Setup of JK:
## fir
module fir(
	input			clk_100k,
	input			rst_n,
	input 	signed [8:0]	samp_in,
	output 	signed [8:0]	fir_out	
);
wire	signed [15:0]	b[0:20];
reg	signed [8:0]	samp[0:20]; 
wire signed [24:0]	mult[0:20];
wire signed [33:0]	sum;
assign b[0] = 16'h0312;
assign b[1] = 16'h03F8;
assign b[2] = 16'h0694;
assign b[3] = 16'h0AAD;
assign b[4] = 16'h0FE6;
assign b[5] = 16'h15BC;
assign b[6] = 16'h1B9F;
assign b[7] = 16'h20F9;
assign b[8] = 16'h2539;
assign b[9] = 16'h27F6;
assign b[10] = 16'h28E9;
assign b[11] = 16'h27F6;
assign b[12] = 16'h2539;
assign b[13] = 16'h20F9;
assign b[14] = 16'h1B9F;
assign b[15] = 16'h15BC;
assign b[16] = 16'h0FE6;
assign b[17] = 16'h0AAD;
assign b[18] = 16'h0694;
assign b[19] = 16'h03F8;
assign b[20] = 16'h0312;
integer i;
always @(posedge clk_100k or negedge rst_n) begin
	if(!rst_n) begin
		for(i=20;i>=0;i=i-1)begin
			samp[i] <= 0;
		end
	end
	else begin  
		for(i=20;i>0;i=i-1)begin
			samp[i] <= samp[i-1];
		end
		samp[0] <= samp_in;
	end
end
genvar j;
for(j=0;j<=20;j=j+1)begin
	assign mult[j] = $signed(samp[j])*$signed(b[j]);
end
assign sum = mult[0]+mult[1]+mult[2]+mult[3]+mult[4]+mult[5]+mult[6]+mult[7]+mult[8]+mult[9]+mult[10]+mult[11]+mult[12]+mult[13]+mult[14]+mult[15]+mult[16]+mult[17]+mult[18]+mult[19]+mult[20];
assign fir_out = sum[24:16];
endmodule
Size: ~5000 cells after synthesis, roughly 190 flip-flops, about 20 I/O pins, ~0.054 mm2 of cells after synthesis.
Settings: LEC_CHECK=0, CAP_MARGIN=20, CELL_PAD_IN_SITES_GLOBAL_PLACEMENT=1, CORE_ASPECT_RATIO=0.5, CORE_MARGIN=2, CORE_UTILIZATION=68, CTS_CLUSTER_DIAMETER=272, CTS_CLUSTER_SIZE=99, GPL_ROUTABILITY_DRIVEN=0, MIN_ROUTING_LAYER=met1, SLEW_MARGIN=20; clock period 19.7 ns.
run.sh (not shown) runs the stock make flow with config.mk's settings and CLKGATE_MAP_FILE=.
JK | status: complete | timing, DRC, antenna: pass
> inputs changed (JK -> MS)
- removing CTS_CLUSTER_DIAMETER (formerly 272)
- removing GPL_ROUTABILITY_DRIVEN (formerly 0)
- changing CORE_UTILIZATION from 68 to 72
- removing MIN_ROUTING_LAYER (formerly met1)
- removing CTS_CLUSTER_SIZE (formerly 99)
- removing CORE_ASPECT_RATIO (formerly 0.5)
- setting MAX_ROUTING_LAYER to met4 for the first time
- setting ABC_AREA to 1 for the first time
- setting SETUP_SLACK_MARGIN to 0.4 for the first time
- removing CELL_PAD_IN_SITES_GLOBAL_PLACEMENT (formerly 1)
- changing the clock period (ns, I/O delays scaled along) from 19.7 to 4.56
==> comparison <==
MS: flow complete, layout not clean; failing: setup timing
Comparing MS and JK, non-clock buffering overhead in the final layout is higher on MS.
Sort MS and JK by detailed-routed wire length on met2 asc -> top: JK
Final worst-path setup slack: MS < JK
Non-clock buffer count ended up 1026 higher on MS than on JK.
Core util | MS vs JK | MS higher
MS gives less parity-gate share of the synthesized area counting xor and xnor cells than JK did.
Summary of MS over JK: met3 usage in global routing grew by 3.0 points; register-to-register slack went down by 15320 ps.
JK has a lower netlist area before placement than MS.
First-pass GRT wire length for MS is higher than for JK.
Setup changes, MS to AL
- SETUP_SLACK_MARGIN: 0.4 -> unset
- MAX_ROUTING_LAYER: met4 -> unset
- the clock period (ns, I/O delays scaled along): 4.56 -> 24.7
[summary]
On AL: global routing met3 resource utilization is 8.7 points lower than what MS gave.
Compared AL against MS; chip area estimate from yosys synthesis within noise.
Cell count: AL lower than MS
The final area in MS is 1.17 times that in AL.
The flow did not stop early for AL: all stages ran, and the layout cleared the timing, DRC and antenna checks.
Inputs modified between AL and TR:
- CTS_CLUSTER_DIAMETER: unset -> 221
- SETUP_SLACK_MARGIN: unset -> 1.1
- CAP_MARGIN: 20 -> 15
- the clock period (ns, I/O delays scaled along): 24.7 -> 13.4
## What came out
- From AL to TR the numbers moved as follows: worst setup slack saw a decrease; worst slack on hold paths has decreased; share of the clock period used by the worst path after layout went up by 35 points.
- Looking at setup violation total in the final timing report, TR sits 9 above AL.
- Relative to AL, the maximum fanout count along the critical path of TR is lower by 2.
- STATUS run=TR STAGES=ALL_DONE FINAL_CHECKS=FAILED CAUSE=setup timing
- Capturing element of the worst setup path = fir_out[8]: TR; capturing element of the worst setup path = fir_out[7]: AL

* * *

== exp/ember ==
Starting RTL as in the previous note.
Design fir, start of the top module:
module fir(
	input			clk_100k,
	input			rst_n,
	input 	signed [8:0]	samp_in,
	output 	signed [8:0]	fir_out	
);
Settings: LEC_CHECK=0, CAP_MARGIN=20, CORE_MARGIN=2, CORE_UTILIZATION=66, SETUP_SLACK_MARGIN=3.02, SLEW_MARGIN=20; clock period 10.9 ns.
| exp/ember | all stages done | FAIL | negative setup slack |
Changes in exp/pepper relative to exp/ember:
--- a/flow/config.mk
+++ b/flow/config.mk
@@ -8,5 +8,7 @@
 export CAP_MARGIN = 20
 export CORE_MARGIN = 2
-export CORE_UTILIZATION = 66
-export SETUP_SLACK_MARGIN = 3.02
+export CORE_UTILIZATION = 40
+export CTS_CLUSTER_DIAMETER = 235
+export GPL_ROUTABILITY_DRIVEN = 0
+export MAX_ROUTING_LAYER = met4
 export SLEW_MARGIN = 20
==> flow/constraint.sdc <==
create_clock -name core_clock -period 16.0 [get_ports {clk_100k}]
set_input_delay 3.2000 -clock core_clock [delete_from_list [all_inputs] [get_ports {clk_100k}]]
set_output_delay 3.2000 -clock core_clock [all_outputs]
set_load 0.01 [all_outputs]
## What came out
As far as sequential share of the synthesized area goes, exp/ember and exp/pepper are indistinguishable; the numbers are identical. Compared with exp/ember, exp/pepper ends up with a smaller final cell area. exp/pepper reports its launch point of the critical path as samp[9][0] while exp/ember reports samp[11][2]. When exp/pepper is set beside exp/ember, its total setup buffers inserted after CTS turns out to be 6 smaller. exp/pepper: PASS, flow complete, no timing, DRC or antenna violations.
Input changes introduced in exp/garnet (baseline for comparison: exp/pepper):
--- a/flow/config.mk
+++ b/flow/config.mk
@@ -6,9 +6,11 @@
 export NUM_CORES = 4
 export LEC_CHECK = 0
-export CAP_MARGIN = 20
-export CORE_MARGIN = 2
-export CORE_UTILIZATION = 40
-export CTS_CLUSTER_DIAMETER = 235
+export CAP_MARGIN = 5
+export CORE_MARGIN = 9
+export CORE_UTILIZATION = 29
 export GPL_ROUTABILITY_DRIVEN = 0
+export GPL_TIMING_DRIVEN = 0
 export MAX_ROUTING_LAYER = met4
+export MIN_ROUTING_LAYER = met2
+export SETUP_SLACK_MARGIN = 1.01
 export SLEW_MARGIN = 20
[summary]
Of exp/garnet and exp/pepper, just one finished clean: exp/pepper.
As far as buffering stage count on the worst path with inverters included is concerned, exp/garnet and exp/pepper perform about the same.
exp/pepper has lower shortest clock period the worst path allows after layout than exp/garnet.
Of exp/garnet and exp/pepper, the run reporting the higher initial antenna violation count was exp/garnet.
exp/garnet against exp/pepper: hold slack has increased; final instance area has increased.
Routed via count on exp/garnet is behind exp/pepper.
exp/pepper → exp/garnet: clock-buffer cell count increased by 1 relative to the old numbers; wire length on met2 now sits higher; maximum achievable frequency lost 3.6%.
diff inputs: exp/garnet => exp/raven
==> flow/config.mk <==
export PLATFORM = sky130hd
export DESIGN_NAME = fir
export DESIGN_NICKNAME = fir
export VERILOG_FILES = /design/flow/design.v
export SDC_FILE = /design/flow/constraint.sdc
export NUM_CORES = 4
export LEC_CHECK = 0
export CAP_MARGIN = 15
export CELL_PAD_IN_SITES_GLOBAL_PLACEMENT = 3
export CORE_ASPECT_RATIO = 1.59
export CORE_MARGIN = 2
export CORE_UTILIZATION = 33
export CTS_CLUSTER_DIAMETER = 156
export CTS_CLUSTER_SIZE = 40
export GPL_ROUTABILITY_DRIVEN = 0
export GPL_TIMING_DRIVEN = 1
export HOLD_SLACK_MARGIN = 0.09
export MAX_ROUTING_LAYER = met4
export PLACE_DENSITY_LB_ADDON = 0.17
export SLEW_MARGIN = 20
export TNS_END_PERCENT = 90
==> results <==
exp/raven finished every stage and its layout cleared the timing, DRC and antenna checks. exp/raven vs exp/garnet — wire length on met2 rose 51%. Non-clock buffer count (higher): exp/raven. exp/raven vs. exp/garnet: first-iteration DRC count went down by about 80%. Where time the final worst path needs with I/O delays and setup is concerned, exp/garnet is outperformed by exp/raven.
Relative to exp/raven, the following input files were edited for exp/xenon:
==> flow/config.mk <==
export PLATFORM = sky130hd
export DESIGN_NAME = fir
export DESIGN_NICKNAME = fir
export VERILOG_FILES = /design/flow/design.v
export SDC_FILE = /design/flow/constraint.sdc
export NUM_CORES = 4
export LEC_CHECK = 0
export CAP_MARGIN = 35
export CORE_MARGIN = 5
export CORE_UTILIZATION = 40
export CTS_CLUSTER_DIAMETER = 393
export CTS_CLUSTER_SIZE = 99
export SETUP_SLACK_MARGIN = 0.85
export SLEW_MARGIN = 20
[summary]
Going from exp/raven to exp/xenon, wire length shrinks by 23%. Final standard cell area without fillers delta (exp/xenon − exp/raven): favourable. Taking exp/raven as the reference, in exp/xenon number of vias after detailed routing did not really move, total cell area at the placement stage moved down, sequential share of layout area stayed essentially flat, multi-input gate share of total cell area up 1.1 points. exp/raven → exp/xenon: reg2reg setup slack now sits higher; post-route core utilization now sits higher; logic area now sits higher. exp/xenon closes out successfully: all stages finished, all timing, DRC and antenna checks passed.
